==> inputs of trial 17 <==
Design scr_search, start of the top module:
module scr_search(clk,rst,start,R_fixed,angle1,adder,error,X,Y,done
    );
wire [13:0] R_LUT[255:0];
wire [13:0] tan_LUT[255:0];
wire [3:0] adder_LUT[255:0];
wire [13:0] sind_LUT[19:0];
assign sind_LUT[0]=14'b00000001001001;
assign sind_LUT[1]=14'b00000001010000;
assign sind_LUT[2]=14'b00000001011000;
assign sind_LUT[3]=14'b00000001011111;
assign sind_LUT[4]=14'b00000001100110;
assign sind_LUT[5]=14'b00000001101110;
assign sind_LUT[6]=14'b00000001110101;
assign sind_LUT[7]=14'b00000001111100;
assign sind_LUT[8]=14'b00000010000100;
assign sind_LUT[9]=14'b00000010001011;
assign sind_LUT[10]=14'b00000010010010;
assign sind_LUT[11]=14'b00000010011010;
assign sind_LUT[12]=14'b00000010100001;
assign sind_LUT[13]=14'b00000010101000;
assign sind_LUT[14]=14'b00000010110000;
assign sind_LUT[15]=14'b00000010110111;
assign sind_LUT[16]=14'b00000010111110;
assign sind_LUT[17]=14'b00000011000110;
assign sind_LUT[18]=14'b00000011001101;
assign sind_LUT[19]=14'b00000011010100;
assign R_LUT[0]=14'b000000000000000;
assign R_LUT[1]=14'b000000010000000;
assign R_LUT[2]=14'b000000100000000;
assign R_LUT[3]=14'b000000110000000;
assign R_LUT[4]=14'b000001000000000;
assign R_LUT[5]=14'b000001010000000;
  ...
clock: 6.58 ns
lec_check: 0
cap_margin: 20
cell_pad_in_sites_detail_placement: 0
cell_pad_in_sites_global_placement: 0
core_aspect_ratio: 1.68
core_margin: 2
core_utilization: 36
gpl_routability_driven: 0
max_routing_layer: met5
setup_slack_margin: 0.17
slew_margin: 0
tns_end_percent: 5
run.sh (not shown) runs the stock make flow with config.mk's settings and CLKGATE_MAP_FILE=.
==> build 41: changes against trial 17 <==
CELL_PAD_IN_SITES_DETAIL_PLACEMENT = default   (was 0)
CELL_PAD_IN_SITES_GLOBAL_PLACEMENT = default   (was 0)
CORE_ASPECT_RATIO = default   (was 1.68)
CORE_UTILIZATION = 25   (was 36)
GPL_ROUTABILITY_DRIVEN = default   (was 0)
MAX_ROUTING_LAYER = default   (was met5)
PLACE_DENSITY = 0.45   (was default)
SETUP_SLACK_MARGIN = 0.53   (was 0.17)
SLEW_MARGIN = 20   (was 0)
TNS_END_PERCENT = default   (was 5)
==> flow/constraint.sdc (replaced) <==
create_clock -name core_clock -period 11.3 [get_ports {clk}]
set_input_delay 2.2600 -clock core_clock [delete_from_list [all_inputs] [get_ports {clk}]]
set_output_delay 2.2600 -clock core_clock [all_outputs]
set_load 0.01 [all_outputs]
==> build 29: changes against trial 17 <==
CELL_PAD_IN_SITES_DETAIL_PLACEMENT = default   (was 0)
CELL_PAD_IN_SITES_GLOBAL_PLACEMENT = default   (was 0)
CORE_ASPECT_RATIO = default   (was 1.68)
CORE_UTILIZATION = 39   (was 36)
GPL_ROUTABILITY_DRIVEN = default   (was 0)
MAX_ROUTING_LAYER = default   (was met5)
PLACE_DENSITY = 0.45   (was default)
SETUP_SLACK_MARGIN = default   (was 0.17)
SLEW_MARGIN = 20   (was 0)
TNS_END_PERCENT = 10   (was 5)
==> flow/constraint.sdc (replaced) <==
create_clock -name core_clock -period 7.49 [get_ports {clk}]
set_input_delay 1.4980 -clock core_clock [delete_from_list [all_inputs] [get_ports {clk}]]
set_output_delay 1.4980 -clock core_clock [all_outputs]
set_load 0.01 [all_outputs]
==> impl_metrics.yaml <==
# implementation run metrics
placement:
  place_area_sq_mm: 0.0137
  hpwl_um: 76500
floorplanning:
  die_h_um: 223
  rows: 80
global_routing:
  grt_use_met1_pct: 47.7
  grtUsageTotal_pct: 38.6
  grtUsageMet3_pct: 11.1
  grt-ovfl-total: 0
clock_tree:
  cts_setup_buffers: 0
status:
  status: "complete, no violations"
[end of results for build 41]
==> impl_metrics.yaml <==
# implementation run metrics
clock_tree:
  cts_setup_buffers: 5
  numCtsBuffers: 5
final_timing:
  worst_slack_ns: -1.04
  final-setup-viol-count: 22
  tns_ns: -22.35
global_routing:
  grtUsageTotal_pct: 54.3
  grt_use_met1_pct: 63.6
  grtUsageMet3_pct: 29.0
status:
  violations: "negative setup slack"
  status: "complete, but fails checks"
floorplanning:
  rows: 64
  die_h_um: 179
synth:
  yosys_cells: 1792
  ys_sh_mux_pct: 1.91
  syn_area_sq_mm: 0.0120
placement:
  hpwl_um: 66800
  place_area_sq_mm: 0.0173
finish:
  seqCellArea_sq_mm: 0.00124
power:
  peakVddDrop_mv: 0.156
[end of results for build 29]
==> impl_metrics.yaml <==
# physical design summary
status:
  error: "[ERROR GRT-0116] Global routing finished with congestion. Check the congestion regions in the DRC Viewer."
  lastStage: "global routing (5_1_grt)"
  status: "stopped before the end"
clock_tree:
  cts_resized: 71
  cts_setup_buffers: 15
placement:
  place_area_sq_mm: 0.0179
  place_ws_ns: -2.03
  hpwl_um: 66800
  numPlacedInstances: 2817
  portBuffers: 48
global_routing:
  grt_use_met1_pct: 59.0
  grt_busiest_layer: "met2"
  grtUsageTotal_pct: 59.1
  grtUsageMet3_pct: 44.2
  grt-ovfl-total: 32
floorplanning:
  die_h_um: 240
  rows: 86
synth:
  synth.top_cell.area_share_pct: 10.0
  ys_sh_aoi_pct: 35.5
  top_logic_kind: "AND-OR/OR-AND gates"
[end of results for trial 17]

---

==> zinc: inputs <==
scr_search again, from the RTL that the note above started with.
Settings: LEC_CHECK=0, ABC_AREA=1, CAP_MARGIN=5, CORE_ASPECT_RATIO=0.92, CORE_MARGIN=5, CORE_UTILIZATION=52, CTS_CLUSTER_DIAMETER=351, GPL_ROUTABILITY_DRIVEN=0, GPL_TIMING_DRIVEN=1, MIN_ROUTING_LAYER=met2, PLACE_DENSITY=0.45, SLEW_MARGIN=40, TNS_END_PERCENT=15; clock period 11.1 ns.
==> maple: changes against zinc <==
==> flow/config.mk (replaced) <==
export PLATFORM = sky130hd
export DESIGN_NAME = scr_search
export DESIGN_NICKNAME = scr_search
export VERILOG_FILES = /design/flow/design.v
export SDC_FILE = /design/flow/constraint.sdc
export NUM_CORES = 4
export LEC_CHECK = 0
export CAP_MARGIN = 35
export CORE_ASPECT_RATIO = 0.62
export CORE_MARGIN = 2
export CORE_UTILIZATION = 25
export CTS_CLUSTER_DIAMETER = 113
export GPL_ROUTABILITY_DRIVEN = 0
export GPL_TIMING_DRIVEN = 0
export MIN_ROUTING_LAYER = met2
export PLACE_DENSITY = 0.45
export SLEW_MARGIN = 25
export TNS_END_PERCENT = 15
==> summary of the runs <==
Of maple and zinc, maple has the higher synthesized area (gap 4.0%, measured against zinc). Of zinc and maple, zinc has the higher synthesized cell count (gap 21%, measured against maple). Of maple and zinc, maple has the higher die area (gap about 100%, measured against zinc). zinc ended with an error in global routing (5_1_grt), error GRT-0116. maple stopped in global routing (5_1_grt) (GRT-0116).

---

==> inputs of 03-06 <==
Starting RTL as in the previous note.
Settings: LEC_CHECK=0, ABC_AREA=1, CAP_MARGIN=20, CELL_PAD_IN_SITES_GLOBAL_PLACEMENT=2, CORE_MARGIN=2, CORE_UTILIZATION=16, CTS_CLUSTER_DIAMETER=282, CTS_CLUSTER_SIZE=98, PLACE_DENSITY_LB_ADDON=0.3, SETUP_SLACK_MARGIN=1.68, SLEW_MARGIN=20, TNS_END_PERCENT=10; clock period 12.0 ns.
==> 12-12 (differences from 03-06) <==
Settings changed: CELL_PAD_IN_SITES_GLOBAL_PLACEMENT 2 to not set, CORE_UTILIZATION 16 to 72, CTS_CLUSTER_DIAMETER 282 to not set, CTS_CLUSTER_SIZE 98 to not set, PLACE_DENSITY set to 0.41, PLACE_DENSITY_LB_ADDON 0.3 to not set, SETUP_SLACK_MARGIN 1.68 to not set, TNS_END_PERCENT 10 to not set.
==> flow/constraint.sdc (replaced) <==
create_clock -name core_clock -period 2.86 [get_ports {clk}]
set_input_delay 0.5720 -clock core_clock [delete_from_list [all_inputs] [get_ports {clk}]]
set_output_delay 0.5720 -clock core_clock [all_outputs]
set_load 0.01 [all_outputs]
==> run notes <==
Notes on the physical design

The cell with the biggest individual delay on the critical path is nand3_1. The combinational fraction of design power is 0.734. The most area-hungry cell class in the final design is multi-input combinational cells. The worst setup path is launched from a flip-flop. The fraction of cell area in multi-input combinational cells is reported as 0.661.

The highest supply drop recorded on VDD is 0.0000525 V. The run finished with no timing, DRC or antenna violations.
[end of results for 03-06]
==> run notes <==
Results of an implementation run.

The flow did not finish. Progress stopped at detailed placement (3_5_place_dp). The first error in the log reads "[ERROR DPL-0038] Utilization greater than 100%, impossible to legalize". After synthesis, the mean cell area works out to 5.32 um2.
[end of results for 12-12]

---

==> inputs of run a <==
Starting RTL as in the previous note.
Settings: LEC_CHECK=0, CAP_MARGIN=20, CORE_MARGIN=2, CORE_UTILIZATION=58, SLEW_MARGIN=20; clock period 8.11 ns.
==> run b (differences from run a) <==
- CORE_UTILIZATION: 58 -> 25
- PLACE_DENSITY: unset -> 0.45
==> flow/constraint.sdc (replaced) <==
create_clock -name core_clock -period 11.3 [get_ports {clk}]
set_input_delay 2.2600 -clock core_clock [delete_from_list [all_inputs] [get_ports {clk}]]
set_output_delay 2.2600 -clock core_clock [all_outputs]
set_load 0.01 [all_outputs]
==> results.py <==
# Physical implementation metrics
metrics = {
    "outcome": {
        "status": "did not finish",
        "error": "[ERROR GRT-0116] Global routing finished with congestion. Check the congestion regions in the DRC Viewer.",
        "lastStage": "global routing (5_1_grt)",
    },
    "floorplanning": {
        "die_w_um": 148,
        "num_rows": 52,
        "die-area_mm2": 0.0218,
        "fp_util": 0.592,
        "core_mm2": 0.0202,
    },
    "global_routing": {
        "grt-ovfl-total": 131,
        "gr-usage-met1": 0.767,
        "track_usage": 0.758,
        "grt_util_met3": 0.616,
        "grtUsageMet2": 0.917,
    },
    "placement": {
        "place_ws_ps": -831,
        "port_buffers": 48,
        "post-dp-hpwl_um": 54800,
        "dp_cells": 2414,
        "gp_congestion": 1.49,
    },
    "clocking": {
        "cts_resized": 144,
    },
}
(the above is from run a)
==> results.py <==
# Physical implementation metrics
metrics = {
    "floorplanning": {
        "num_rows": 80,
        "fp_util": 0.252,
        "die_w_um": 223,
    },
    "global_routing": {
        "gr-usage-met1": 0.477,
        "grtUsageMet2": 0.581,
        "grt-ovfl-total": 0,
        "grt_util_met3": 0.111,
    },
    "placement": {
        "dp_cells": 2434,
        "place_ws_ps": 1100,
        "gp_congestion": 1.04,
        "post-dp-hpwl_um": 76500,
    },
    "outcome": {
        "status": "complete, no violations",
    },
    "clocking": {
        "cts_resized": 0,
    },
}
(the above is from run b)
Power is estimated from default activity; no workload was simulated.
